**flow/run.sh**
```bash
#!/bin/bash
# the make line also repeats each setting of config.mk as NAME=value (left out here)
make -C /OpenROAD-flow-scripts/flow DESIGN_CONFIG=/design/flow/config.mk WORK_HOME=/design/flow/orfs CLKGATE_MAP_FILE= finish
```
**flow/config.mk**
```make
export PLATFORM = sky130hd
export DESIGN_NAME = top
export DESIGN_NICKNAME = top
export VERILOG_FILES = /design/flow/design.v
export SDC_FILE = /design/flow/constraint.sdc
export NUM_CORES = 4
export LEC_CHECK = 0
export CAP_MARGIN = 20
export CORE_MARGIN = 2
export CORE_UTILIZATION = 40
export HOLD_SLACK_MARGIN = 0.28
export SLEW_MARGIN = 25
export TNS_END_PERCENT = 65
```
**flow/constraint.sdc**
```tcl
create_clock -name core_clock -period 7.5 [get_ports {clk}]
set_input_delay 1.5000 -clock core_clock [delete_from_list [all_inputs] [get_ports {clk}]]
set_output_delay 1.5000 -clock core_clock [all_outputs]
set_load 0.01 [all_outputs]
```
**flow/design.v**
```verilog
module top #(parameter WIDTH = 32)
(
	input				   clk,
	input				   rst,
	input 				   div_ready,
	input 				   div_datavalid_i,
	input 	   [WIDTH-1:0] div_dividend_i,
	input 	   [WIDTH-1:0] div_divisor_i,
	output reg 		 	   div_doing_o,
	output reg 		 	   div_qrvalid_o,
	output reg [WIDTH-1:0] div_quotient_o,
	output reg [WIDTH-1:0] div_remainder_o
);
reg [2*WIDTH  :0] div_remainder_r 	[WIDTH-1:0];
reg [2*WIDTH-1:0] div_divisor_r   	[WIDTH-1:0];
reg [  WIDTH-1:0] div_quotient_r  	[WIDTH-1:0];
reg               div_data_valid_r 	[WIDTH-1:0];
reg 		 	  div_qrvalid_r;
reg [WIDTH-1:0]   div_quotiento_r;
reg [WIDTH-1:0]   div_remaindero_r;
always @(posedge clk) begin
    if (rst) begin
    	div_doing_o <= 1'b0;
    end
    else if (div_qrvalid_o) begin
      	div_doing_o <= 1'b0;
    end
    else if(div_datavalid_i) begin
      	div_doing_o <= 1'b1;
    end
end
always @(posedge clk ) begin
	if (rst) begin
    	div_quotient_o 	<= 1'b0;
		div_remainder_o	<= 0;
		div_qrvalid_o	<=0;
    end
	else if (div_ready)begin
		div_quotient_o 	<= 1'b0;
		div_remainder_o	<= 0;
		div_qrvalid_o	<=0;
	end
	else if(div_qrvalid_r)begin
		div_quotient_o 	<= div_quotiento_r;
		div_remainder_o	<= div_remaindero_r;
		div_qrvalid_o	<= div_qrvalid_r;
	end
end
genvar div_m_var;
always @ (posedge clk ) begin
	if (rst) begin
		div_remainder_r	[0] <= {2*WIDTH+1{1'b0}};
		div_divisor_r  	[0] <= {2*WIDTH  {1'b0}};
		div_quotient_r 	[0] <= {  WIDTH  {1'b0}};
		div_data_valid_r[0] <=            1'b0  ;
	end else if (div_datavalid_i) begin
		if (|div_divisor_i) begin 
			div_remainder_r	[0] 	<= (div_dividend_i<<1) - (div_divisor_i<<WIDTH);
			div_divisor_r  	[0] 	<= div_divisor_i<<WIDTH;
			div_quotient_r 	[0] 	<= {  WIDTH  {1'b0}};
			div_data_valid_r[0] 	<=            1'b1  ;
		end else begin
			div_remainder_r	[0] 	<= {2*WIDTH+1{1'b0}};
			div_divisor_r  	[0] 	<= {2*WIDTH  {1'b0}};
			div_quotient_r 	[0] 	<= {  WIDTH  {1'b0}};
			div_data_valid_r[0] 	<=            1'b0  ;
		end
	end else begin
		div_remainder_r	[0]		<= {2*WIDTH+1{1'b0}};
		div_divisor_r  	[0]		<= {2*WIDTH  {1'b0}};
		div_quotient_r 	[0]		<= {  WIDTH  {1'b0}};
		div_data_valid_r[0]		<=            1'b0  ;
	end
end
generate
for (div_m_var=1;div_m_var<WIDTH;div_m_var=div_m_var+1) begin: calculate_cycle
	always @ (posedge clk ) begin
		if (rst) begin
			div_remainder_r[div_m_var] 	<= {2*WIDTH+1{1'b0}};
			div_divisor_r  [div_m_var] 	<= {2*WIDTH  {1'b0}};
			div_quotient_r [div_m_var] 	<= {  WIDTH  {1'b0}};
			div_data_valid_r[div_m_var] <=            1'b0  ;
		end else if (div_data_valid_r[div_m_var-1]) begin
			if (div_remainder_r[div_m_var-1][2*WIDTH]) begin 
				div_remainder_r[div_m_var] <= ((div_remainder_r[div_m_var-1]+div_divisor_r[div_m_var-1])<<1) - div_divisor_r[div_m_var-1];
				div_divisor_r  [div_m_var] <= div_divisor_r  [div_m_var-1];
				div_quotient_r [div_m_var] <= div_quotient_r [div_m_var-1]<<1 ;
				div_data_valid_r[div_m_var] <= div_data_valid_r[div_m_var-1];
			end else begin 
				div_remainder_r[div_m_var] <= (div_remainder_r[div_m_var-1]<<1) - div_divisor_r[div_m_var-1];
				div_divisor_r  [div_m_var] <= div_divisor_r  [div_m_var-1];
				div_quotient_r [div_m_var] <= (div_quotient_r [div_m_var-1]<<1) + 1'b1;
				div_data_valid_r[div_m_var] <= div_data_valid_r[div_m_var-1];
			end
		end else begin
			div_remainder_r[div_m_var] <= div_remainder_r[div_m_var-1];
			div_divisor_r  [div_m_var] <= div_divisor_r  [div_m_var-1];
			div_quotient_r [div_m_var] <= div_quotient_r [div_m_var-1];
			div_data_valid_r[div_m_var] <= div_data_valid_r[div_m_var-1];
		end
	end
end
endgenerate
always @ (posedge clk ) begin
	if (rst) begin
		div_remaindero_r <= {WIDTH{1'b0}};
		div_remaindero_r  <= {WIDTH{1'b0}};
		div_qrvalid_r  <=        1'b0  ;
	end else if (div_data_valid_r[WIDTH-1]) begin
		if (div_remainder_r[WIDTH-1][2*WIDTH]) begin
			div_remaindero_r <= (div_remainder_r[WIDTH-1]+div_divisor_r[WIDTH-1])>>WIDTH;
			div_quotiento_r  <= div_quotient_r [WIDTH-1]<<1;
			div_qrvalid_r  <= div_data_valid_r[WIDTH-1];
		end else begin
			div_remaindero_r <= div_remainder_r[WIDTH-1]>>WIDTH;
			div_quotiento_r  <= (div_quotient_r [WIDTH-1]<<1) + 1'b1;
			div_qrvalid_r  <= div_data_valid_r[WIDTH-1];
		end
	end else begin
			div_qrvalid_r  <= div_data_valid_r[WIDTH-1];
	end
end
endmodule
```
==> results of run 1 <==
layout make-up:
| type | count | share of cell area |
|---|---|---|
| diodes | 2 | 0.00002183 |
| clock buffers | 486 | 0.04448 |
| clock inverters | 183 | 0.01108 |
| inverters | 1655 | 0.02712 |
| multi-input cells | 18790 | 0.5845 |
| flip-flops and latches | 3235 | 0.2844 |
| well taps | 6942 | 0.03789 |
| repair buffers | 247 | 0.01052 |
metal layers:
| layer | global-route usage | routed length [microns] |
|---|---|---|
| met1 | 0.2470 | 243400 |
| met2 | 0.3531 | 263700 |
| met3 | 0.02052 | 18790 |
| met4 | 0.05895 | 16710 |
| met5 | 0 | 13 |
through the flow:
step / utilization / area, sq um / hold slack (ns)
finish: 0.4410 / 229300 / 0.3999
global placement: 0.4163 / 216400 / 0.3869
floorplan: - / 208500 / 0.3855
CTS: 0.4408 / 229200 / 0.4010
global route: 0.4409 / 229200 / 0.4039
detailed placement: 0.4163 / 216500 / 0.3887
==> reports/results.ini, run 1 <==
[finish]
logic_area_sq_um = 134000
nets = 26410
fillers = 51830
syn2layout_area_growth_pct = 9.967
register_area_sq_um = 65200
final-instance-count-excl-fill = 31540

[logic_synthesis]
ys_warn_count = 5
ys_top_logic_family = AND-OR/OR-AND gates
yosysUniqueCellTypes = 100
edf_count = 32
aoi_share = 0.1724
top_cell = nor2_1
top_cell_area_share = 0.3076
synthMuxAreaShare = 0.1220
ys_sh_xor = 0.06886
synthTopCellsByArea = dfxtp_1 (31%), ha_1 (12%), mux2i_1 (8.0%)
synth_chip_area_sq_um = 208500
netlist_area_sq_um = 208500
synth-simple-area-share = 0.1541
netlist_instances = 24530
fp_nets = 26650
ff_type = dfxtp_1
ys.flops = 3235
synthTopCellsByCount = nor2_1 (3878), dfxtp_1 (3203), ha_1 (1986)
postSynthSeqShare = 0.3122
largest_area_cell = dfxtp_1
synth_area_per_cell_sq_um = 8.499
postSynth.asyncResetShare = 0
synthAdderAreaFrac = 0.1252
ys_cells = 24530

[clock_tree]
clock-sinks = 3235
insertion_delay_ns = 1.03
hold_buffers = 0
h-tree-depth = 5
cts_tree = built
post_cts_buffers = 0
post_cts_resized = 0
cts_root_buffer = clkbuf_16
cts_made_buffers = 364
ctsLongestPathBuffers = 4
clk_pin_slew_ns = 0.06

[drt]
first_iter_violations = 8564
drt_first_pass_iters = 5
antenna_left = 0
wl_per_cell_microns = 17.21
routed_wl_microns = 542600
vias_per_cell = 5.325
num_vias = 167900
drc = 0

[place]
place.gp.congestion = 0.8959
io_buffers = 133
place_ws_ns = 1.033
dp_cells = 30860
dp_hpwl_microns = 430200

[worst_setup_path]
crit_fanout = 4
r2r_start = div_divisor_r[1][32]
crit_end = div_remainder_r[2][64]
cpPeakStageDelay_ns = 0.55
critical_path_depth = 25
r2r_slack_ns = 0.98
critPathTopFamily = AND-OR/OR-AND gates
slowest_stage = or4b_1
cp_num_buf_inv = 1
path_common_cell = a31oi_1
r2r_cells = 25
crit_path_end_kind = flip-flop
critPathLaunchType = flip-flop
r2r_end = div_remainder_r[2][64]
startpoint = div_divisor_r[1][32]
required_ns = 8.40
setup.worst_path.class = flip-flop to flip-flop
cp_data_arrival_time_ns = 7.42

[global_routing]
first_global_vias = 163900
grt_first_pass_wirelength_microns = 866000
grt_use_total = 0.1967
antenna_found_initial = 11
grt-ovfl-total = 0
grt_max_degree = 175

[pwr]
power.total_w = 0.04006
power_density_nw_per_um2 = 174.8
p_sw_w = 0.009973
p_leak_nw = 97.91
maxPowerGroup = the clock network
comb_power_share = 0.097
clkPwrFrac = 0.467
p_clk_w = 0.0187
p_comb_w = 0.00389
pwr-share-seq = 0.436
p_int_w = 0.03009
seq_power_w = 0.0175
ir_worst_vdd_mv = 0.2313
swShare = 0.2489

[min_path]
hold_class = flip-flop to flip-flop
holdPathStages = 0
holdPathEnd = div_quotiento_r[19]
hold_start = div_quotient_r[31][18]

[sta]
fin_crit_ns = 6.517
clock.fmax_mhz = 153.4
fin_worst_skew_ns = 0.08235
setup_viol = 0
tightest_slew_ns = 1.045
tns_ns = 0
rsz0062_at_grt = no
period_used_share = 0.8690
setup_ws_ns = 0.9826
finalHoldViolations = 0
finalMaxSlewViolations = 0
relSlewSlack = 0.2992

[floorplanning]
io_pins = 134
fp_util = 0.4010
num_rows = 265
dieHeight_microns = 725.9
die_w_microns = 725.9
dieArea_sq_um = 527000
core_sq_um = 519900

[run_status]
status = complete, no violations

[flow_run]
warning_count = 57
cap_violations = 0

==> run 2, diff against run 1 <==
Settings changed: CORE_UTILIZATION 40 to 70, CTS_CLUSTER_SIZE set to 21, HOLD_SLACK_MARGIN 0.28 to not set, SETUP_SLACK_MARGIN set to 0.6, SLEW_MARGIN 25 to 20, TNS_END_PERCENT 65 to not set.
Clock period 7.5 ns to 4.88 ns, I/O delays scaled along.
==> run 2 against run 1 <==
Effect of this change: now fails the layout checks on capacitance limit, slew limit, setup timing; hold slack improved by 0.0041 ns; routed wire length rose by 27%; clock-buffer cell count fell by 49; die area fell by 43%; flip-flop count did not move; design area rose by 13%; via count rose by 19%; register-to-register slack got worse by 1.8 ns; clock power rose by 48%; sequential power rose by 53%; area after synthesis did not move; highest routed layer unchanged.
==> reports/results.ini, run 2 <==
[global_routing]
grt_max_degree = 188  ; was 175
antenna_found_initial = 21  ; was 11
grt-ovfl-total = 0  ; unchanged
first_global_vias = 192700  ; was 163900
grt_use_total = 0.3903  ; was 0.1967
grt_first_pass_wirelength_microns = 975200  ; was 866000 microns

[drt]
num_vias = 199900  ; was 167900
antenna_left = 0  ; unchanged
routed_wl_microns = 688900  ; was 542600 microns
vias_per_cell = 6.407  ; was 5.325
drt_first_pass_iters = 12  ; was 5
drc = 0  ; unchanged
first_iter_violations = 18720  ; was 8564
wl_per_cell_microns = 22.08  ; was 17.21 microns

[logic_synthesis]
yosysUniqueCellTypes = 100  ; unchanged
fp_nets = 26650  ; unchanged
ys_cells = 24530  ; unchanged
ys.flops = 3235  ; unchanged
top_cell_area_share = 0.3076  ; unchanged
postSynthSeqShare = 0.3122  ; unchanged
aoi_share = 0.1724  ; unchanged
ys_top_logic_family = AND-OR/OR-AND gates  ; unchanged
largest_area_cell = dfxtp_1  ; unchanged
top_cell = nor2_1  ; unchanged
postSynth.asyncResetShare = 0  ; unchanged
ff_type = dfxtp_1  ; unchanged
synthTopCellsByArea = dfxtp_1 (31%), ha_1 (12%), mux2i_1 (8.0%)  ; unchanged
ys_sh_xor = 0.06886  ; unchanged
synth_chip_area_sq_um = 208500  ; unchanged
netlist_area_sq_um = 208500  ; unchanged
synthAdderAreaFrac = 0.1252  ; unchanged
synth-simple-area-share = 0.1541  ; unchanged
synth_area_per_cell_sq_um = 8.499  ; unchanged
synthTopCellsByCount = nor2_1 (3878), dfxtp_1 (3203), ha_1 (1986)  ; unchanged
edf_count = 32  ; unchanged
ys_warn_count = 5  ; unchanged
netlist_instances = 24530  ; unchanged
synthMuxAreaShare = 0.1220  ; unchanged

[place]
dp_hpwl_microns = 434400  ; was 430200 microns
io_buffers = 133  ; unchanged
place.gp.congestion = 0.9748  ; was 0.8959
dp_cells = 29840  ; was 30860
dpl-instance-area_sq_um = 229800  ; was 216500 sq um

[worst_setup_path]
cpPeakStageDelay_ns = 0.44  ; was 0.55 ns
r2r_cells = 28  ; was 25
critical_path_depth = 28  ; was 25
setup.worst_path.class = flip-flop to flip-flop  ; unchanged
r2r_slack_ns = -0.80  ; was 0.98 ns
crit_end = div_remainder_r[20][64]  ; was div_remainder_r[2][64]
slowest_stage = or4b_1  ; unchanged
r2r_start = div_divisor_r[19][32]  ; was div_divisor_r[1][32]
critPathLaunchType = flip-flop  ; unchanged
cp_data_arrival_time_ns = 6.59  ; was 7.42 ns
r2r_end = div_remainder_r[20][64]  ; was div_remainder_r[2][64]
critPathTopFamily = AND-OR/OR-AND gates  ; unchanged
crit_fanout = 3  ; was 4
required_ns = 5.79  ; was 8.40 ns
crit_path_end_kind = flip-flop  ; unchanged
startpoint = div_divisor_r[19][32]  ; was div_divisor_r[1][32]
cp_num_buf_inv = 3  ; was 1

[floorplanning]
io_pins = 134  ; unchanged
dieHeight_microns = 549.7  ; was 725.9 microns
fp_util = 0.7030  ; was 0.4010
dieArea_sq_um = 302200  ; was 527000 sq um
die_w_microns = 549.7  ; was 725.9 microns
num_rows = 200  ; was 265
core_sq_um = 296500  ; was 519900 sq um

[pwr]
swShare = 0.2612  ; was 0.2489
p_int_w = 0.04660  ; was 0.03009 W
ir_worst_vdd_mv = 0.4082  ; was 0.2313 mV
clkPwrFrac = 0.440  ; was 0.467
p_sw_w = 0.01647  ; was 0.009973 W
p_clk_w = 0.0277  ; was 0.0187 W
seq_power_w = 0.0268  ; was 0.0175 W
maxPowerGroup = the clock network  ; unchanged
pwr-share-seq = 0.425  ; was 0.436
power_density_nw_per_um2 = 242.5  ; was 174.8 nW/um^2
comb_power_share = 0.135  ; was 0.097
p_leak_nw = 113.8  ; was 97.91 nW
p_comb_w = 0.00851  ; was 0.00389 W

[sta]
period_used_share = 1.165  ; was 0.8690
fin_worst_skew_ns = 0.09128  ; was 0.08235 ns
clock.fmax_mhz = 175.9  ; was 153.4 MHz
relSlewSlack = -0.08525  ; was 0.2992
rsz0062_at_grt = yes  ; was no
setup_ws_ns = -0.8040  ; was 0.9826 ns
tightest_slew_ns = 1.625  ; was 1.045 ns
fin_crit_ns = 5.684  ; was 6.517 ns
finalHoldViolations = 0  ; unchanged
setup_viol = 165  ; was 0
finalMaxSlewViolations = 9  ; was 0

[clock_tree]
cts_tree = built  ; unchanged
insertion_delay_ns = 1.03  ; about the same
clock-sinks = 3235  ; unchanged
hold_buffers = 0  ; unchanged
cts_root_buffer = clkbuf_16  ; unchanged
ctsLongestPathBuffers = 4  ; unchanged
clk_pin_slew_ns = 0.07  ; was 0.06 ns
h-tree-depth = 5  ; unchanged
cts_made_buffers = 336  ; was 364

[finish]
syn2layout_area_growth_pct = 24.75  ; was 9.967%
fillers = 14820  ; was 51830
fin_area_sq_um = 260100  ; was 229300 sq um
fin_util = 0.8771  ; was 0.4410
final-instance-count-excl-fill = 31200  ; was 31540
nets = 29080  ; was 26410

[min_path]
holdPathStages = 0  ; unchanged
hold_class = flip-flop to flip-flop  ; unchanged
holdPathEnd = div_quotiento_r[19]  ; unchanged
hold_start = div_quotient_r[31][18]  ; unchanged

[flow_run]
cap_violations = 2  ; was 0
warning_count = 56  ; was 57

[run_status]
checkFailReasons = capacitance limit, slew limit, setup timing
status = failed layout checks  ; was complete, no violations

## run 2: layout make-up
type	instances	area (sq um)	area share
multi-input cells	18790	147800	0.5682
well taps	3939	4928	0.01895
clock buffers	437	9375	0.03605
inverters	1655	6240	0.02399
repair buffers	2952	23840	0.09167
clock inverters	186	2500	0.009612
flip-flops and latches	3235	65390	0.2514
diodes	9	22.52	0.00008660
## run 2: repair_timing
| action | CTS | global route |
|---|---|---|
| gates resized | 1243 | 1536 |
| endpoints found under the setup margin | 516 | 636 |
| pin swaps | 1002 | 1225 |
| hold endpoints to repair | 0 | 0 |
| setup buffers | 395 | 331 |
## run 2: metal layers
layer  track usage  share of wire  vias up
li1              -              -    90940
met1        0.4374           0.37    93890
met2        0.6895           0.48    10790
met3       0.06215          0.076     4274
met4        0.2444          0.081       22
met5             0        0.00022        -
## run 2: stage by stage
| step | setup WS (ns) | setup TNS (ns) | total power, W | hold WS [ns] |
|---|---|---|---|---|
| 6_report | -0.8040 | -34.26 | 0.06308 | 0.4039 |
| 5_1_grt | -0.9358 | -67.70 | 0.06466 | 0.4141 |
| 4_1_cts | -0.4415 | -7.274 | 0.06157 | 0.4039 |
| 3_5_place_dp | -0.6007 | -36.22 | 0.03388 | 0.3887 |
| 3_3_place_gp | -0.5362 | -23.33 | 0.03375 | 0.3869 |
| 2_1_floorplan | -0.2250 | -0.8337 | 0.03212 | 0.3855 |
==> run 3, diff against run 2 <==
Settings changed: CTS_CLUSTER_SIZE 21 to 38, HOLD_SLACK_MARGIN set to 0.3, SETUP_SLACK_MARGIN 0.6 to -0.11, SLEW_MARGIN 20 to 10, TNS_END_PERCENT set to 70.
Clock period 4.88 ns to 4.22 ns, I/O delays scaled along.
==> run 3 against run 2 <==
Effect of this change: die area is the same; synthesized cell count stayed put; the run now fails in global routing (5_1_grt); area after synthesis unchanged.
==> reports/results.ini, run 3 <==
[run_status]
status = aborted with a tool error  ; was failed layout checks
tool.error = [ERROR GRT-0116] Global routing finished with congestion. Check the congestion regions in the DRC Viewer.
lastStage = global routing (5_1_grt)

[logic_synthesis]
ys_top_logic_family = AND-OR/OR-AND gates  ; unchanged
edf_count = 32  ; unchanged
synthMuxAreaShare = 0.1220  ; unchanged
synth-simple-area-share = 0.1541  ; unchanged
largest_area_cell = dfxtp_1  ; unchanged
ys_sh_xor = 0.06886  ; unchanged
netlist_area_sq_um = 208500  ; unchanged
synthAdderAreaFrac = 0.1252  ; unchanged
synthTopCellsByCount = nor2_1 (3878), dfxtp_1 (3203), ha_1 (1986)  ; unchanged
synth_chip_area_sq_um = 208500  ; unchanged
postSynthSeqShare = 0.3122  ; unchanged
fp_nets = 26650  ; unchanged
postSynth.asyncResetShare = 0  ; unchanged
synthTopCellsByArea = dfxtp_1 (31%), ha_1 (12%), mux2i_1 (8.0%)  ; unchanged
top_cell_area_share = 0.3076  ; unchanged
ys_warn_count = 5  ; unchanged
aoi_share = 0.1724  ; unchanged
ys.flops = 3235  ; unchanged
ff_type = dfxtp_1  ; unchanged
ys_cells = 24530  ; unchanged
synth_area_per_cell_sq_um = 8.499  ; unchanged
top_cell = nor2_1  ; unchanged
netlist_instances = 24530  ; unchanged
yosysUniqueCellTypes = 100  ; unchanged

[place]
place.gp.congestion = 0.9872  ; was 0.9748
place_ws_ns = -1.217  ; was -0.6007 ns
dp_cells = 32240  ; was 29840
io_buffers = 133  ; unchanged
dpl-instance-area_sq_um = 249400  ; was 229800 sq um
dp_hpwl_microns = 482500  ; was 434400 microns

[floorplanning]
num_rows = 200  ; unchanged
fp_util = 0.7030  ; unchanged
core_sq_um = 296500  ; unchanged
dieArea_sq_um = 302200  ; unchanged
dieHeight_microns = 549.7  ; unchanged
die_w_microns = 549.7  ; unchanged
io_pins = 134  ; unchanged

[global_routing]
grt-ovfl-total = 11
grt_use_total = 0.6124

[clock_tree]
cts_root_buffer = clkbuf_16  ; unchanged
h-tree-depth = 5  ; unchanged
ctsLongestPathBuffers = 4  ; unchanged
cts_made_buffers = 335  ; was 336
hold_buffers = 0  ; unchanged
clock-sinks = 3235  ; unchanged

==> run 3: stage by stage <==
stage | util | setup TNS (ns) | hold slack (ns)
floorplan | - | -31.44 | 0.3855
global placement | 0.8409 | -179.81 | 0.3854
detailed placement | 0.8409 | -240.42 | 0.3910
CTS | 0.9129 | -218.31 | 0.3517
==> run 3: repair_timing <==
item	CTS
buffers inserted	483
cloned	0
endpoints found under the setup margin	553
pin swaps	1182
gates resized	1336
==> run 3: layer usage <==
metal / GRT overflow / track usage
met1: 0 / 0.6022
met2: 0 / 0.8806
met3: 4 / 0.3538
met4: 7 / 0.6021
met5: 0 / 0.07914
==> run 4, diff against run 3 <==
Settings changed: ABC_AREA set to 0, CELL_PAD_IN_SITES_DETAIL_PLACEMENT set to 1, CELL_PAD_IN_SITES_GLOBAL_PLACEMENT set to 1, CORE_ASPECT_RATIO set to 1.37, CORE_UTILIZATION 70 to 20, CTS_CLUSTER_SIZE 38 to not set, GPL_ROUTABILITY_DRIVEN set to 0, GPL_TIMING_DRIVEN set to 1, HOLD_SLACK_MARGIN 0.3 to not set, MAX_ROUTING_LAYER set to met5, MIN_ROUTING_LAYER set to met2, PLACE_DENSITY_LB_ADDON set to 0.16, SETUP_SLACK_MARGIN -0.11 to not set, SLEW_MARGIN 10 to 0, TNS_END_PERCENT 70 to 75.
Clock period 4.22 ns to 7.75 ns, I/O delays scaled along.
==> run 4 against run 3 <==
Effect of this change: the run now finishes clean; synthesized cell count unchanged; area after synthesis unchanged; die area increased to 3.5 times the previous value.
==> reports/results.ini, run 4 <==
[place]
place_ws_ns = 0.4028  ; was -1.217 ns
io_buffers = 133  ; unchanged
dpl-instance-area_sq_um = 226500  ; was 249400 sq um
dp_hpwl_microns = 658000  ; was 482500 microns

[floorplanning]
num_rows = 439  ; was 200
dieArea_sq_um = 1051000  ; was 302200 sq um
core_sq_um = 1041000  ; was 296500 sq um
die_w_microns = 876.3  ; was 549.7 microns
io_pins = 134  ; unchanged
fp_util = 0.2003  ; was 0.7030
dieHeight_microns = 1199  ; was 549.7 microns

[min_path]
hold_class = flip-flop to flip-flop
hold_start = div_quotient_r[31][23]
holdPathStages = 0
holdPathEnd = div_quotiento_r[24]

[worst_setup_path]
setup.worst_path.class = flip-flop to flip-flop
startpoint = div_remainder_r[18][33]
crit_fanout = 5
slowest_stage = a41oi_1
required_ns = 8.68
critPathTopFamily = AND-OR/OR-AND gates
critical_path_depth = 25
r2r_start = div_remainder_r[18][33]
r2r_slack_ns = 0.63
crit_path_end_kind = flip-flop
r2r_cells = 25
critPathLaunchType = flip-flop
r2r_end = div_remainder_r[19][64]
cpPeakStageDelay_ns = 0.73
cp_data_arrival_time_ns = 8.05
crit_end = div_remainder_r[19][64]
cp_num_buf_inv = 1

[sta]
relSlewSlack = 0.1756
setup_ws_ns = 0.6292
finalMaxSlewViolations = 0
hold-worst-slack_ns = 0.4052
setup_viol = 0
tightest_slew_ns = 1.205
tns_ns = 0
fin_worst_skew_ns = 0.09247
rsz0062_at_grt = no
clock.fmax_mhz = 140.4
finalHoldViolations = 0
fin_crit_ns = 7.121
period_used_share = 0.9188

[pwr]
p_comb_w = 0.00421
pwr-share-seq = 0.398
comb_power_share = 0.099
swShare = 0.2681
p_int_w = 0.03112
p_clk_w = 0.0214
maxPowerGroup = the clock network
seq_power_w = 0.0169
ir_worst_vdd_mv = 0.1935
power_density_nw_per_um2 = 176.0
p_sw_w = 0.01140
clkPwrFrac = 0.503
p_leak_nw = 99.82

[logic_synthesis]
top_cell_area_share = 0.3076  ; unchanged
ys.flops = 3235  ; unchanged
netlist_instances = 24530  ; unchanged
synthMuxAreaShare = 0.1220  ; unchanged
edf_count = 32  ; unchanged
ys_top_logic_family = AND-OR/OR-AND gates  ; unchanged
ys_warn_count = 5  ; unchanged
synth-simple-area-share = 0.1541  ; unchanged
ys_sh_xor = 0.06886  ; unchanged
top_cell = nor2_1  ; unchanged
synth_chip_area_sq_um = 208500  ; unchanged
ff_type = dfxtp_1  ; unchanged
synthTopCellsByArea = dfxtp_1 (31%), ha_1 (12%), mux2i_1 (8.0%)  ; unchanged
largest_area_cell = dfxtp_1  ; unchanged
ys_cells = 24530  ; unchanged
synthAdderAreaFrac = 0.1252  ; unchanged
netlist_area_sq_um = 208500  ; unchanged
aoi_share = 0.1724  ; unchanged
synth_area_per_cell_sq_um = 8.499  ; unchanged
postSynthSeqShare = 0.3122  ; unchanged
postSynth.asyncResetShare = 0  ; unchanged
yosysUniqueCellTypes = 100  ; unchanged
synthTopCellsByCount = nor2_1 (3878), dfxtp_1 (3203), ha_1 (1986)  ; unchanged
fp_nets = 26650  ; unchanged

[global_routing]
first_global_vias = 279600
grt_max_degree = 165
grt_first_pass_wirelength_microns = 1214000
antenna_found_initial = 0
grt-ovfl-total = 0
grt_use_total = 0.2293

[clock_tree]
insertion_delay_ns = 1.05
cts_made_buffers = 421  ; was 335
clock-sinks = 3235  ; unchanged
ctsLongestPathBuffers = 4  ; unchanged
cts_tree = built
post_cts_buffers = 0  ; was 483
cts_root_buffer = clkbuf_16  ; unchanged
clk_pin_slew_ns = 0.06
h-tree-depth = 5  ; unchanged

[drt]
drc = 0
vias_per_cell = 6.341
wl_met1_microns = 0
route.met3.wl_microns = 250600
first_iter_violations = 33310
top_layer = met5
routed_wl_microns = 826900
wl_per_cell_microns = 21.29
wl_met2_microns = 509900
num_vias = 246300
drt_first_pass_iters = 6
antenna_left = 0

[flow_run]
warning_count = 52
cap_violations = 0

[finish]
fin_util = 0.2322
nets = 26650
syn2layout_area_growth_pct = 15.92
fin_area_sq_um = 241700

[run_status]
status = complete, no violations  ; was aborted with a tool error

run 4: metal layers:
metal  up-vias  GRT usage
met4        26    0.04162
met3      5086     0.2234
met1     85320          -
met2     70740     0.3442
met5         -   0.008633
li1      85150          -
run 4: per-stage QoR:
step | total power [W] | cells
floorplan | 0.02018 | 24530
detailed placement | 0.02140 | 37990
finish | 0.04253 | 38850
global placement | 0.02138 | 37980
CTS | 0.04300 | 38760
global route | 0.04436 | 38770
run 4: final cells by class:
class | instances | area (sq um)
Multi-Input combinational cell | 18790 | 134000
Tap cell | 13890 | 17380
Sequential cell | 3235 | 65220
Inverter | 1655 | 6217
Antenna cell | 73 | 182.7
Clock inverter | 169 | 2506
Clock buffer | 606 | 12310
Fill cell | 122200 | 799200
Timing Repair Buffer | 430 | 3815
run 4: repair_timing:
item,CTS,global route
gates resized,0,2
endpoints found under the setup margin,0,1
hold buffers,0,0
==> run 5, diff against run 4 <==
Settings changed: CAP_MARGIN 20 to 40, CORE_ASPECT_RATIO 1.37 to 1.66, CORE_UTILIZATION 20 to 40, CTS_CLUSTER_DIAMETER set to 47, CTS_CLUSTER_SIZE set to 41, GPL_ROUTABILITY_DRIVEN 0 to not set, HOLD_SLACK_MARGIN set to -0.06, MAX_ROUTING_LAYER met5 to met4, MIN_ROUTING_LAYER met2 to not set, PLACE_DENSITY_LB_ADDON 0.16 to 0.21, SETUP_SLACK_MARGIN set to -0.25, SLEW_MARGIN 0 to 35, TNS_END_PERCENT 75 to not set.
Clock period 7.75 ns to 4.22 ns, I/O delays scaled along.
==> run 5 against run 4 <==
Effect of this change: now fails the layout checks on setup timing; utilization increased by 32 points; worst setup slack got worse by 2.1 ns; register-to-register slack got worse by 2.1 ns; flip-flop count unchanged; critical path type unchanged; largest power group unchanged.
==> reports/results.ini, run 5 <==
[logic_synthesis]
fp_nets = 26650  ; unchanged
yosysUniqueCellTypes = 100  ; unchanged
synth-simple-area-share = 0.1541  ; unchanged
edf_count = 32  ; unchanged
top_cell_area_share = 0.3076  ; unchanged
synth_chip_area_sq_um = 208500  ; unchanged
netlist_area_sq_um = 208500  ; unchanged
synthAdderAreaFrac = 0.1252  ; unchanged
ff_type = dfxtp_1  ; unchanged
netlist_instances = 24530  ; unchanged
ys_sh_xor = 0.06886  ; unchanged
synth_area_per_cell_sq_um = 8.499  ; unchanged
ys_warn_count = 5  ; unchanged
ys_top_logic_family = AND-OR/OR-AND gates  ; unchanged
ys.flops = 3235  ; unchanged
postSynthSeqShare = 0.3122  ; unchanged
postSynth.asyncResetShare = 0  ; unchanged
aoi_share = 0.1724  ; unchanged
synthMuxAreaShare = 0.1220  ; unchanged
synthTopCellsByArea = dfxtp_1 (31%), ha_1 (12%), mux2i_1 (8.0%)  ; unchanged
largest_area_cell = dfxtp_1  ; unchanged
synthTopCellsByCount = nor2_1 (3878), dfxtp_1 (3203), ha_1 (1986)  ; unchanged
ys_cells = 24530  ; unchanged
top_cell = nor2_1  ; unchanged

[finish]
final-instance-count-excl-fill = 37410  ; was 38850
register_area_sq_um = 65410  ; was 65220 sq um
logic_area_sq_um = 146900  ; was 134000 sq um
syn2layout_area_growth_pct = 38.35  ; was 15.92%
fin_util = 0.5555  ; was 0.2322
fillers = 60250  ; was 122200
nets = 32280  ; was 26650

[place]
dp_hpwl_microns = 677200  ; was 658000 microns
place.gp.congestion = 0.9709
io_buffers = 133  ; unchanged
dp_cells = 36250  ; was 37990
place_ws_ns = -1.957  ; was 0.4028 ns

[run_status]
status = failed layout checks  ; was complete, no violations
checkFailReasons = setup timing

[sta]
relSlewSlack = 0.3358  ; was 0.1756
fin_worst_skew_ns = 0.08338  ; was 0.09247 ns
finalMaxSlewViolations = 0  ; unchanged
setup_ws_ns = -1.421  ; was 0.6292 ns
tightest_slew_ns = 0.9950  ; was 1.205 ns
finalHoldViolations = 0  ; unchanged
rsz0062_at_grt = yes  ; was no
clock.fmax_mhz = 177.3  ; was 140.4 MHz
fin_crit_ns = 5.641  ; was 7.121 ns
period_used_share = 1.337  ; was 0.9188
tns_ns = -312.13  ; was 0 ns
setup_viol = 581  ; was 0

[global_routing]
grt_max_degree = 193  ; was 165
first_global_vias = 227500  ; was 279600
grt_first_pass_wirelength_microns = 1265000  ; was 1214000 microns
grt_use_total = 0.3187  ; was 0.2293
antenna_found_initial = 62  ; was 0
grt-ovfl-total = 0  ; unchanged

[min_path]
holdPathStages = 2  ; was 0
holdPathEnd = div_remainder_r[26][62]  ; was div_quotiento_r[24]
hold_class = input port to flip-flop  ; was flip-flop to flip-flop
hold_start = rst  ; was div_quotient_r[31][23]

[pwr]
p_int_w = 0.05488  ; was 0.03112 W
pwr-share-seq = 0.408  ; was 0.398
p_comb_w = 0.0104  ; was 0.00421 W
p_leak_nw = 130.2  ; was 99.82 nW
swShare = 0.2766  ; was 0.2681
maxPowerGroup = the clock network  ; unchanged
clkPwrFrac = 0.455  ; was 0.503
p_sw_w = 0.02099  ; was 0.01140 W
power_density_nw_per_um2 = 263.1  ; was 176.0 nW/um^2
ir_worst_vdd_mv = 0.3565  ; was 0.1935 mV
power.total_w = 0.07587  ; was 0.04253 W
comb_power_share = 0.136  ; was 0.099
p_clk_w = 0.0346  ; was 0.0214 W
seq_power_w = 0.0310  ; was 0.0169 W

[clock_tree]
ctsLongestPathBuffers = 4  ; unchanged
clock-sinks = 3235  ; unchanged
cts_made_buffers = 364  ; was 421
clk_pin_slew_ns = 0.07  ; was 0.06 ns
cts_root_buffer = clkbuf_16  ; unchanged
h-tree-depth = 5  ; unchanged
insertion_delay_ns = 1.12  ; was 1.05 ns
hold_buffers = 0  ; unchanged
cts_tree = built  ; unchanged

[worst_setup_path]
critPathTopFamily = AND-OR/OR-AND gates  ; unchanged
cp_data_arrival_time_ns = 6.65  ; was 8.05 ns
r2r_end = div_remainder_r[20][64]  ; was div_remainder_r[19][64]
cp_num_buf_inv = 3  ; was 1
setup.worst_path.class = flip-flop to flip-flop  ; unchanged
slowest_stage = or4b_4  ; was a41oi_1
critical_path_depth = 25  ; unchanged
r2r_slack_ns = -1.42  ; was 0.63 ns
crit_path_end_kind = flip-flop  ; unchanged
cpPeakStageDelay_ns = 0.45  ; was 0.73 ns
startpoint = div_divisor_r[19][33]  ; was div_remainder_r[18][33]
crit_fanout = 3  ; was 5
path_common_cell = a21o_1
crit_end = div_remainder_r[20][64]  ; was div_remainder_r[19][64]
critPathLaunchType = flip-flop  ; unchanged
r2r_cells = 25  ; unchanged
required_ns = 5.23  ; was 8.68 ns
r2r_start = div_divisor_r[19][33]  ; was div_remainder_r[18][33]

[floorplanning]
die_w_microns = 564.3  ; was 876.3 microns
io_pins = 134  ; unchanged
core_sq_um = 519200  ; was 1041000 sq um
dieHeight_microns = 934.1  ; was 1199 microns
fp_util = 0.4015  ; was 0.2003
dieArea_sq_um = 527200  ; was 1051000 sq um
num_rows = 341  ; was 439

[drt]
drc = 0  ; unchanged
first_iter_violations = 6251  ; was 33310
vias_per_cell = 5.441  ; was 6.341
routed_wl_microns = 850100  ; was 826900 microns
wl_per_cell_microns = 22.72  ; was 21.29 microns
num_vias = 203500  ; was 246300
drt_first_pass_iters = 5  ; was 6
antenna_left = 0  ; unchanged

[flow_run]
warning_count = 60  ; was 52
cap_violations = 0  ; unchanged

## run 5: what timing repair did
| action | CTS | global route |
|---|---|---|
| setup endpoints to repair | 550 | 596 |
| gates resized | 1239 | 1163 |
| endpoints found under the hold margin | 0 | 0 |
| cloned | 0 | 0 |
| pin swaps | 833 | 1102 |
| setup buffers | 292 | 288 |
## run 5: area by class of cell
cell class	count	share of cell area
repair buffers	6115	0.1662
clock inverters	272	0.01222
flip-flops and latches	3235	0.2268
multi-input cells	18790	0.5094
well taps	6860	0.02976
inverters	1655	0.02160
diodes	84	0.0007288
clock buffers	403	0.03327
## run 5: layer usage
| layer | wire, microns | vias to the layer above | part of all wire | global-route usage |
|---|---|---|---|---|
| met5 | 0 | - | 0 | - |
| met4 | 108700 | 0 | 0.13 | 0.3439 |
| met3 | 23790 | 3452 | 0.028 | 0.04291 |
| met2 | 482300 | 3852 | 0.57 | 0.6367 |
| met1 | 235300 | 99130 | 0.28 | 0.2180 |
| li1 | - | 97110 | - | - |
## run 5: metrics by stage
step / hold slack [ns] / cell area (sq um)
after global routing: 0.2838 / 288400
after detailed placement: 0.3902 / 260800
after CTS: 0.2710 / 281100
final: 0.2928 / 288400
after floorplan: 0.3855 / 211100
after global placement: 0.3892 / 260700
==> run 6, diff against run 5 <==
Settings changed: CAP_MARGIN 40 to 20, CELL_PAD_IN_SITES_GLOBAL_PLACEMENT 1 to not set, CORE_ASPECT_RATIO 1.66 to 1.37, CORE_UTILIZATION 40 to 21, CTS_CLUSTER_DIAMETER 47 to not set, CTS_CLUSTER_SIZE 41 to not set, GPL_ROUTABILITY_DRIVEN set to 0, GPL_TIMING_DRIVEN 1 to 0, HOLD_SLACK_MARGIN -0.06 to not set, MIN_ROUTING_LAYER set to met1, PLACE_DENSITY_LB_ADDON 0.21 to 0.16, SETUP_SLACK_MARGIN -0.25 to not set, SLEW_MARGIN 35 to 0.
Clock period 4.22 ns to 7.75 ns, I/O delays scaled along.
==> run 6 against run 5 <==
Effect of this change: sequential share of layout area increased by 4.2 points; largest cell class unchanged; critical path type unchanged; critical endpoint is now div_remainder_r[1][64]; global-route usage decreased by 15 points; via count decreased by 13%; flip-flop count unchanged; clock skew increased by 0.067 ns; the run now finishes clean; first-iteration DRC count increased by 1.9%.
==> reports/results.ini, run 6 <==
[run_status]
status = complete, no violations  ; was failed layout checks

[clock_tree]
cts_made_buffers = 395  ; was 364
ctsLongestPathBuffers = 5  ; was 4
h-tree-depth = 5  ; unchanged
hold_buffers = 0  ; unchanged
cts_tree = built  ; unchanged
cts_root_buffer = clkbuf_16  ; unchanged
clk_pin_slew_ns = 0.06  ; was 0.07 ns
insertion_delay_ns = 1.15  ; was 1.12 ns
post_cts_resized = 0  ; was 1239
post_cts_buffers = 0  ; was 292
clock-sinks = 3235  ; unchanged

[sta]
rsz0062_at_grt = no  ; was yes
relSlewSlack = 0.1371  ; was 0.3358
period_used_share = 0.9434  ; was 1.337
finalMaxSlewViolations = 0  ; unchanged
fin_worst_skew_ns = 0.1509  ; was 0.08338 ns
setup_viol = 0  ; was 581
clock.fmax_mhz = 136.8  ; was 177.3 MHz
fin_crit_ns = 7.311  ; was 5.641 ns
finalHoldViolations = 0  ; unchanged
hold-worst-slack_ns = 0.3997  ; was 0.2928 ns
tightest_slew_ns = 1.258  ; was 0.9950 ns

[logic_synthesis]
edf_count = 32  ; unchanged
netlist_instances = 24530  ; unchanged
ys_sh_xor = 0.06886  ; unchanged
largest_area_cell = dfxtp_1  ; unchanged
ys.flops = 3235  ; unchanged
ys_top_logic_family = AND-OR/OR-AND gates  ; unchanged
ys_cells = 24530  ; unchanged
synthTopCellsByCount = nor2_1 (3878), dfxtp_1 (3203), ha_1 (1986)  ; unchanged
ff_type = dfxtp_1  ; unchanged
top_cell_area_share = 0.3076  ; unchanged
synthTopCellsByArea = dfxtp_1 (31%), ha_1 (12%), mux2i_1 (8.0%)  ; unchanged
synthMuxAreaShare = 0.1220  ; unchanged
yosysUniqueCellTypes = 100  ; unchanged
synth-simple-area-share = 0.1541  ; unchanged
postSynth.asyncResetShare = 0  ; unchanged
netlist_area_sq_um = 208500  ; unchanged
ys_warn_count = 5  ; unchanged
aoi_share = 0.1724  ; unchanged
synth_chip_area_sq_um = 208500  ; unchanged
synthAdderAreaFrac = 0.1252  ; unchanged
fp_nets = 26650  ; unchanged
synth_area_per_cell_sq_um = 8.499  ; unchanged
top_cell = nor2_1  ; unchanged
postSynthSeqShare = 0.3122  ; unchanged

[finish]
syn2layout_area_growth_pct = 16.04  ; was 38.35%
final-instance-count-excl-fill = 38640  ; was 37410
fillers = 116800  ; was 60250
nets = 27290  ; was 32280

[worst_setup_path]
r2r_cells = 27  ; was 25
crit_path_end_kind = flip-flop  ; unchanged
critPathTopFamily = AND-OR/OR-AND gates  ; unchanged
crit_fanout = 4  ; was 3
cp_data_arrival_time_ns = 8.28  ; was 6.65 ns
startpoint = div_divisor_r[0][32]  ; was div_divisor_r[19][33]
critPathLaunchType = flip-flop  ; unchanged
setup.worst_path.class = flip-flop to flip-flop  ; unchanged
slowest_stage = a41oi_1  ; was or4b_4
r2r_end = div_remainder_r[1][64]  ; was div_remainder_r[20][64]
r2r_start = div_divisor_r[0][32]  ; was div_divisor_r[19][33]
critical_path_depth = 27  ; was 25
crit_end = div_remainder_r[1][64]  ; was div_remainder_r[20][64]
r2r_slack_ns = 0.44  ; was -1.42 ns
cp_num_buf_inv = 1  ; was 3
required_ns = 8.72  ; was 5.23 ns
cpPeakStageDelay_ns = 0.64  ; was 0.45 ns

[global_routing]
grt_first_pass_wirelength_microns = 1263000  ; was 1265000 microns
first_global_vias = 194100  ; was 227500
grt-ovfl-total = 0  ; unchanged
grt_max_degree = 32  ; was 193
antenna_found_initial = 54  ; was 62
grt_use_total = 0.1733  ; was 0.3187

[min_path]
holdPathStages = 2  ; unchanged
hold_start = div_quotient_r[18][6]  ; was rst
hold_class = flip-flop to flip-flop  ; was input port to flip-flop
holdPathEnd = div_quotient_r[19][7]  ; was div_remainder_r[26][62]

[floorplanning]
num_rows = 428  ; was 341
die_w_microns = 855.2  ; was 564.3 microns
dieArea_sq_um = 1001000  ; was 527200 sq um
fp_util = 0.2105  ; was 0.4015
dieHeight_microns = 1170  ; was 934.1 microns
core_sq_um = 990200  ; was 519200 sq um
io_pins = 134  ; unchanged

[pwr]
p_int_w = 0.03010  ; was 0.05488 W
clkPwrFrac = 0.476  ; was 0.455
power_density_nw_per_um2 = 169.4  ; was 263.1 nW/um^2
maxPowerGroup = the clock network  ; unchanged
swShare = 0.2656  ; was 0.2766
p_sw_w = 0.01088  ; was 0.02099 W
p_leak_nw = 99.70  ; was 130.2 nW
pwr-share-seq = 0.413  ; was 0.408
p_comb_w = 0.00457  ; was 0.0104 W
p_clk_w = 0.0195  ; was 0.0346 W
seq_power_w = 0.0169  ; was 0.0310 W
comb_power_share = 0.112  ; was 0.136
ir_worst_vdd_mv = 0.2062  ; was 0.3565 mV

[drt]
wl_per_cell_microns = 22.53  ; was 22.72 microns
first_iter_violations = 6368  ; was 6251
vias_per_cell = 4.598  ; was 5.441
drt_first_pass_iters = 7  ; was 5
antenna_left = 0  ; unchanged
drc = 0  ; unchanged
num_vias = 177700  ; was 203500
routed_wl_microns = 870700  ; was 850100 microns

[place]
io_buffers = 132  ; was 133
dp_cells = 37890  ; was 36250
dp_hpwl_microns = 746800  ; was 677200 microns

[flow_run]
cap_violations = 0  ; unchanged
warning_count = 26  ; was 60

## run 6: per-layer routing
| layer | global-route usage | part of all wire |
|---|---|---|
| met5 | - | 0 |
| met4 | 0.1059 | 0.073 |
| met3 | 0.01578 | 0.024 |
| met2 | 0.3438 | 0.56 |
| met1 | 0.1574 | 0.35 |
## run 6: cell type report
| type | count | area, sq um | area share |
|---|---|---|---|
| plain buffers | 851 | 3309 | 0.01368 |
| multi-input cells | 18790 | 134000 | 0.5539 |
| well taps | 13120 | 16410 | 0.06783 |
| clock inverters | 188 | 2472 | 0.01022 |
| clock buffers | 514 | 10970 | 0.04534 |
| diodes | 50 | 125.1 | 0.0005172 |
| repair buffers | 246 | 3332 | 0.01377 |
| inverters | 1655 | 6212 | 0.02568 |
| flip-flops and latches | 3235 | 65080 | 0.2690 |
## run 6: through the flow
step	cell area (sq um)	setup TNS [ns]	power, W	utilization	setup WS, ns
finish	241900	0	0.04098	0.2443	0.4388
global route	241800	0	0.04255	0.2442	0.05715
CTS	241800	0	0.04163	0.2442	0.3355
detailed placement	228300	0	0.02186	0.2306	0.3837
global placement	226200	-4314.74	0.02173	0.2285	-6.637
floorplan	208500	0	0.02018	-	2.228
==> run 7, diff against run 6 <==
Settings changed: ABC_AREA 0 to not set, CELL_PAD_IN_SITES_DETAIL_PLACEMENT 1 to not set, CORE_ASPECT_RATIO 1.37 to 0.5, CORE_UTILIZATION 21 to 72, CTS_CLUSTER_DIAMETER set to 389, CTS_CLUSTER_SIZE set to 99, GPL_ROUTABILITY_DRIVEN 0 to not set, GPL_TIMING_DRIVEN 0 to not set, MAX_ROUTING_LAYER met4 to not set, MIN_ROUTING_LAYER met1 to not set, PLACE_DENSITY_LB_ADDON 0.16 to not set, SETUP_SLACK_MARGIN set to 1.01, SLEW_MARGIN 0 to 20.
Clock period 7.75 ns to 4.86 ns, I/O delays scaled along.
==> run 7 against run 6 <==
Effect of this change: the flow now stops in global routing (5_1_grt); die area fell by 71%; area after synthesis is the same; synthesized cell count did not move.
==> reports/results.ini, run 7 <==
[run_status]
lastStage = global routing (5_1_grt)
status = aborted with a tool error  ; was complete, no violations
tool.error = [ERROR GRT-0228] Horizontal edge usage exceeds the maximum allowed. (60, 24) usage=65535 limit=3200

[logic_synthesis]
ys_sh_xor = 0.06886  ; unchanged
aoi_share = 0.1724  ; unchanged
netlist_area_sq_um = 208500  ; unchanged
synthAdderAreaFrac = 0.1252  ; unchanged
fp_nets = 26650  ; unchanged
yosysUniqueCellTypes = 100  ; unchanged
synth_area_per_cell_sq_um = 8.499  ; unchanged
synth-simple-area-share = 0.1541  ; unchanged
ys_top_logic_family = AND-OR/OR-AND gates  ; unchanged
postSynth.asyncResetShare = 0  ; unchanged
largest_area_cell = dfxtp_1  ; unchanged
synthTopCellsByCount = nor2_1 (3878), dfxtp_1 (3203), ha_1 (1986)  ; unchanged
synthTopCellsByArea = dfxtp_1 (31%), ha_1 (12%), mux2i_1 (8.0%)  ; unchanged
netlist_instances = 24530  ; unchanged
ff_type = dfxtp_1  ; unchanged
ys_cells = 24530  ; unchanged
synthMuxAreaShare = 0.1220  ; unchanged
top_cell_area_share = 0.3076  ; unchanged
top_cell = nor2_1  ; unchanged
postSynthSeqShare = 0.3122  ; unchanged
synth_chip_area_sq_um = 208500  ; unchanged
ys_warn_count = 5  ; unchanged
edf_count = 32  ; unchanged
ys.flops = 3235  ; unchanged

[floorplanning]
dieHeight_microns = 384.5  ; was 1170 microns
num_rows = 139  ; was 428
io_pins = 134  ; unchanged
dieArea_sq_um = 294100  ; was 1001000 sq um
core_sq_um = 287500  ; was 990200 sq um
die_w_microns = 765.0  ; was 855.2 microns
fp_util = 0.7252  ; was 0.2105

[clock_tree]
cts_made_buffers = 38  ; was 395
clock-sinks = 3235  ; unchanged
h-tree-depth = 2  ; was 5
cts_root_buffer = clkbuf_16  ; unchanged
ctsLongestPathBuffers = 3  ; was 5

[place]
place_ws_ns = -0.7917  ; was 0.3837 ns
dp_hpwl_microns = 475300  ; was 746800 microns
dpl-instance-area_sq_um = 231300  ; was 228300 sq um
io_buffers = 133  ; was 132
dp_cells = 29960  ; was 37890
place.gp.congestion = 1.069

run 7: stage by stage:
step                      total power, W  hold slack [ns]
after floorplan                  0.03228           0.3855
after global placement           0.03409           0.3895
after detailed placement         0.03435           0.3910
after CTS                        0.04373           0.4414
run 7: what timing repair did:
action                                  4_1_cts
endpoints found under the setup margin      666
setup buffers                               464
hold buffers                                  0
resized                                    1523
pin swaps                                  1182
==> run 8, diff against run 7 <==
Settings changed: CORE_ASPECT_RATIO 0.5 to not set, CTS_CLUSTER_DIAMETER 389 to 27, CTS_CLUSTER_SIZE 99 to 42, SETUP_SLACK_MARGIN 1.01 to 1.38.
Clock period 4.86 ns to 4.8 ns, I/O delays scaled along.
==> run 8 against run 7 <==
Effect of this change: the run again fails in global routing (5_1_grt); die area barely moved; area after synthesis unchanged; synthesized cell count stayed put.
==> reports/results.ini, run 8 <==
[logic_synthesis]
synth-simple-area-share = 0.1541  ; unchanged
largest_area_cell = dfxtp_1  ; unchanged
edf_count = 32  ; unchanged
top_cell = nor2_1  ; unchanged
fp_nets = 26650  ; unchanged
ys.flops = 3235  ; unchanged
yosysUniqueCellTypes = 100  ; unchanged
ys_top_logic_family = AND-OR/OR-AND gates  ; unchanged
aoi_share = 0.1724  ; unchanged
ys_cells = 24530  ; unchanged
synthAdderAreaFrac = 0.1252  ; unchanged
synth_area_per_cell_sq_um = 8.499  ; unchanged
synth_chip_area_sq_um = 208500  ; unchanged
postSynthSeqShare = 0.3122  ; unchanged
ff_type = dfxtp_1  ; unchanged
synthTopCellsByCount = nor2_1 (3878), dfxtp_1 (3203), ha_1 (1986)  ; unchanged
postSynth.asyncResetShare = 0  ; unchanged
netlist_instances = 24530  ; unchanged
ys_warn_count = 5  ; unchanged
synthTopCellsByArea = dfxtp_1 (31%), ha_1 (12%), mux2i_1 (8.0%)  ; unchanged
synthMuxAreaShare = 0.1220  ; unchanged
netlist_area_sq_um = 208500  ; unchanged
top_cell_area_share = 0.3076  ; unchanged
ys_sh_xor = 0.06886  ; unchanged

[run_status]
status = aborted with a tool error  ; unchanged
lastStage = global routing (5_1_grt)  ; unchanged
tool.error = [ERROR GRT-0232] Routing congestion too high. Check the congestion heatmap in the GUI.  ; was [ERROR GRT-0228] Horizontal edge usage exceeds the maximum allowed. (60, 24) usage=65535 limit=3200

[clock_tree]
h-tree-depth = 6  ; was 2
ctsLongestPathBuffers = 4  ; was 3
clock-sinks = 3235  ; unchanged
cts_made_buffers = 626  ; was 38
cts_root_buffer = clkbuf_16  ; unchanged
hold_buffers = 0  ; unchanged

[global_routing]
grt-ovfl-total = 598
grt_use_total = 0.8017

[floorplanning]
fp_util = 0.7235  ; was 0.7252
die_w_microns = 542.1  ; was 765.0 microns
io_pins = 134  ; unchanged
dieArea_sq_um = 293900  ; was 294100 sq um
core_sq_um = 288100  ; was 287500 sq um
dieHeight_microns = 542.1  ; was 384.5 microns
num_rows = 197  ; was 139

[place]
place_ws_ns = -0.6967  ; was -0.7917 ns
io_buffers = 133  ; unchanged
place.gp.congestion = 0.9700  ; was 1.069
dp_hpwl_microns = 434900  ; was 475300 microns

## run 8: through the flow
| stage | utilization | area, sq um | hold slack, ns | cells |
|---|---|---|---|---|
| 2_1_floorplan | - | 211800 | 0.3855 | 24530 |
| 3_3_place_gp | 0.7992 | 230300 | 0.3859 | 29640 |
| 3_5_place_dp | 0.7992 | 230300 | 0.3887 | 29640 |
| 4_1_cts | 0.9091 | 262000 | 0.2940 | 31220 |
## run 8: layer usage
| layer | GRT overflow | global-route usage |
|---|---|---|
| met5 | 4 | 0.4478 |
| met4 | 268 | 0.8083 |
| met3 | 58 | 0.6784 |
| met2 | 244 | 0.9463 |
| met1 | 24 | 0.7869 |
## run 8: what timing repair did
action / CTS
pin swaps: 1013
buffers inserted: 421
gates resized: 1276
endpoints found under the setup margin: 753
==> run 9, diff against run 8 <==
Settings changed: CAP_MARGIN 20 to 10, CORE_UTILIZATION 72 to 70, CTS_CLUSTER_DIAMETER 27 to 25, CTS_CLUSTER_SIZE 42 to 36, SETUP_SLACK_MARGIN 1.38 to 0.93.
Clock period 4.8 ns to 5.47 ns, I/O delays scaled along.
==> run 9 against run 8 <==
Effect of this change: the layout now fails its checks (setup timing); synthesized cell count unchanged; die area rose by 2.8%; area after synthesis is the same.
==> reports/results.ini, run 9 <==
[logic_synthesis]
top_cell_area_share = 0.3076  ; unchanged
ys_top_logic_family = AND-OR/OR-AND gates  ; unchanged
largest_area_cell = dfxtp_1  ; unchanged
synth_chip_area_sq_um = 208500  ; unchanged
netlist_area_sq_um = 208500  ; unchanged
ys_sh_xor = 0.06886  ; unchanged
ys_cells = 24530  ; unchanged
synth-simple-area-share = 0.1541  ; unchanged
synthAdderAreaFrac = 0.1252  ; unchanged
fp_nets = 26650  ; unchanged
synthMuxAreaShare = 0.1220  ; unchanged
ys_warn_count = 5  ; unchanged
aoi_share = 0.1724  ; unchanged
ys.flops = 3235  ; unchanged
netlist_instances = 24530  ; unchanged
synth_area_per_cell_sq_um = 8.499  ; unchanged
synthTopCellsByCount = nor2_1 (3878), dfxtp_1 (3203), ha_1 (1986)  ; unchanged
synthTopCellsByArea = dfxtp_1 (31%), ha_1 (12%), mux2i_1 (8.0%)  ; unchanged
edf_count = 32  ; unchanged
top_cell = nor2_1  ; unchanged
yosysUniqueCellTypes = 100  ; unchanged
postSynth.asyncResetShare = 0  ; unchanged
ff_type = dfxtp_1  ; unchanged
postSynthSeqShare = 0.3122  ; unchanged

[global_routing]
grt_first_pass_wirelength_microns = 932600
grt_use_total = 0.3721
antenna_found_initial = 15
grt_max_degree = 244
first_global_vias = 182100
grt-ovfl-total = 0

[drt]
vias_per_cell = 6.282
routed_wl_microns = 624300
drc = 0
first_iter_violations = 16110
wl_per_cell_microns = 20.91
drt_first_pass_iters = 7
num_vias = 187500
antenna_left = 0

[worst_setup_path]
crit_fanout = 4
r2r_end = div_remainder_r[14][64]
crit_path_end_kind = flip-flop
critPathTopFamily = AND-OR/OR-AND gates
critical_path_depth = 28
critPathLaunchType = flip-flop
path_common_cell = buf_4
r2r_start = div_remainder_r[13][32]
setup.worst_path.class = flip-flop to flip-flop
r2r_cells = 28
cp_num_buf_inv = 8
r2r_slack_ns = -0.14
cpPeakStageDelay_ns = 0.51
slowest_stage = or4b_1
startpoint = div_remainder_r[13][32]
cp_data_arrival_time_ns = 6.58
required_ns = 6.44
crit_end = div_remainder_r[14][64]

[pwr]
p_int_w = 0.05582
power.total_w = 0.07469
pwr-share-seq = 0.321
ir_worst_vdd_mv = 0.4102
clkPwrFrac = 0.594
p_leak_nw = 108.7
swShare = 0.2527
power_density_nw_per_um2 = 295.2
p_comb_w = 0.00629
p_clk_w = 0.0444
comb_power_share = 0.084
p_sw_w = 0.01888
maxPowerGroup = the clock network
seq_power_w = 0.0240

[sta]
setup_ws_ns = -0.1395
setup_viol = 3
hold-worst-slack_ns = 0.3979
clock.fmax_mhz = 178.3
finalMaxSlewViolations = 0
tns_ns = -0.1599
relSlewSlack = 0.2722
finalHoldViolations = 0
rsz0062_at_grt = yes
fin_crit_ns = 5.609
fin_worst_skew_ns = 0.1021
period_used_share = 1.025
tightest_slew_ns = 1.092

[place]
place_ws_ns = -0.06111  ; was -0.6967 ns
dp_hpwl_microns = 409200  ; was 434900 microns
dp_cells = 28010  ; was 29640
place.gp.congestion = 0.9868  ; was 0.9700
io_buffers = 133  ; unchanged

[floorplanning]
dieHeight_microns = 549.7  ; was 542.1 microns
io_pins = 134  ; unchanged
num_rows = 200  ; was 197
core_sq_um = 296500  ; was 288100 sq um
dieArea_sq_um = 302200  ; was 293900 sq um
fp_util = 0.7030  ; was 0.7235
die_w_microns = 549.7  ; was 542.1 microns

[min_path]
hold_start = div_quotient_r[31][28]
hold_class = flip-flop to flip-flop
holdPathStages = 0
holdPathEnd = div_quotiento_r[29]

[flow_run]
cap_violations = 0
warning_count = 69

[clock_tree]
clock-sinks = 3235  ; unchanged
insertion_delay_ns = 1.12
h-tree-depth = 6  ; unchanged
cts_tree = built
cts_made_buffers = 695  ; was 626
clk_pin_slew_ns = 0.06
ctsLongestPathBuffers = 4  ; unchanged
cts_root_buffer = clkbuf_16  ; unchanged
hold_buffers = 0  ; unchanged

[run_status]
checkFailReasons = setup timing
status = failed layout checks  ; was aborted with a tool error

[finish]
nets = 27430
final-instance-count-excl-fill = 29850
syn2layout_area_growth_pct = 21.38

run 9: metrics by stage:
stage	util	instance area [sq um]
6_report	0.8533	253000
5_1_grt	0.8533	253000
4_1_cts	0.8263	245000
3_5_place_dp	0.7275	215700
3_3_place_gp	0.7275	215700
2_1_floorplan	-	210400
run 9: metal layers:
layer  routed length, microns  global-route usage  vias to the layer above
met1                   240600              0.4289                    88710
met5                       67                   0                        -
met3                    41630             0.06264                     2759
li1                         -                   -                    87880
met4                    38580              0.2129                       10
met2                   303400              0.6496                     8155
run 9: what timing repair did:
item,in CTS,in global routing
endpoints found under the setup margin,414,547
pin swaps,400,922
gates cloned,0,0
resized,473,1254
setup buffers,227,318
endpoints found under the hold margin,0,0
run 9: cell type report:
type / instances / area, sq um
Clock buffer: 841 / 18800
Clock inverter: 454 / 6593
Sequential cell: 3235 / 65420
Tap cell: 3939 / 4928
Timing Repair Buffer: 936 / 7782
Fill cell: 16430 / 43500
Inverter: 1655 / 6235
Antenna cell: 4 / 10.01
Multi-Input combinational cell: 18790 / 143300
==> run 10, diff against run 9 <==
Settings changed: CAP_MARGIN 10 to 20, CORE_ASPECT_RATIO set to 0.52, CORE_UTILIZATION 70 to 72, CTS_CLUSTER_DIAMETER 25 to 363, CTS_CLUSTER_SIZE 36 to 42, MAX_ROUTING_LAYER set to met4, PLACE_DENSITY_LB_ADDON set to 0.15, SETUP_SLACK_MARGIN 0.93 to 1.42.
Clock period 5.47 ns to 4.77 ns, I/O delays scaled along.
==> run 10 against run 9 <==
Effect of this change: area after synthesis unchanged; synthesized cell count unchanged; die area decreased by 2.7%; the run now fails in global routing (5_1_grt).
==> reports/results.ini, run 10 <==
[clock_tree]
cts_made_buffers = 87  ; was 695
cts_root_buffer = clkbuf_16  ; unchanged
hold_buffers = 0  ; unchanged
ctsLongestPathBuffers = 3  ; was 4
h-tree-depth = 3  ; was 6
clock-sinks = 3235  ; unchanged

[logic_synthesis]
netlist_area_sq_um = 208500  ; unchanged
ys.flops = 3235  ; unchanged
synth_area_per_cell_sq_um = 8.499  ; unchanged
top_cell_area_share = 0.3076  ; unchanged
ys_warn_count = 5  ; unchanged
ys_top_logic_family = AND-OR/OR-AND gates  ; unchanged
ff_type = dfxtp_1  ; unchanged
top_cell = nor2_1  ; unchanged
synthAdderAreaFrac = 0.1252  ; unchanged
yosysUniqueCellTypes = 100  ; unchanged
synthTopCellsByArea = dfxtp_1 (31%), ha_1 (12%), mux2i_1 (8.0%)  ; unchanged
largest_area_cell = dfxtp_1  ; unchanged
synthMuxAreaShare = 0.1220  ; unchanged
edf_count = 32  ; unchanged
netlist_instances = 24530  ; unchanged
postSynth.asyncResetShare = 0  ; unchanged
synth-simple-area-share = 0.1541  ; unchanged
ys_cells = 24530  ; unchanged
fp_nets = 26650  ; unchanged
aoi_share = 0.1724  ; unchanged
synth_chip_area_sq_um = 208500  ; unchanged
synthTopCellsByCount = nor2_1 (3878), dfxtp_1 (3203), ha_1 (1986)  ; unchanged
ys_sh_xor = 0.06886  ; unchanged
postSynthSeqShare = 0.3122  ; unchanged

[floorplanning]
dieArea_sq_um = 294100  ; was 302200 sq um
core_sq_um = 288000  ; was 296500 sq um
io_pins = 134  ; unchanged
fp_util = 0.7239  ; was 0.7030
num_rows = 142  ; was 200
die_w_microns = 750.2  ; was 549.7 microns
dieHeight_microns = 392.0  ; was 549.7 microns

[place]
dp_cells = 31230  ; was 28010
io_buffers = 133  ; unchanged
dp_hpwl_microns = 605100  ; was 409200 microns
place.gp.congestion = 1.241  ; was 0.9868

[global_routing]
grt-ovfl-total = 781
grt_use_total = 0.6523

[run_status]
lastStage = global routing (5_1_grt)
tool.error = [ERROR GRT-0232] Routing congestion too high. Check the congestion heatmap in the GUI.
status = aborted with a tool error  ; was failed layout checks

[run 10: what timing repair did]
| action | CTS |
|---|---|
| resized | 1613 |
| buffers inserted | 417 |
| setup endpoints to repair | 775 |
| pin swaps | 1111 |
[run 10: metal layers]
layer / GRT usage / GRT overflow
met1: 0.7967 / 95
met2: 0.7474 / 318
met3: 0.4776 / 141
met4: 0.3570 / 227
met5: - / -
[run 10: through the flow]
step	hold WS (ns)	power (W)	instance area, sq um	setup slack, ns
4_1_cts	0.4134	0.04766	255300	-1.208
3_5_place_dp	0.3887	0.03556	242200	-1.347
3_3_place_gp	0.3867	0.03522	242200	-1.237
2_1_floorplan	0.3855	0.03296	211800	-0.3350
No activity file was given, so power comes from the tool's default toggle rates.
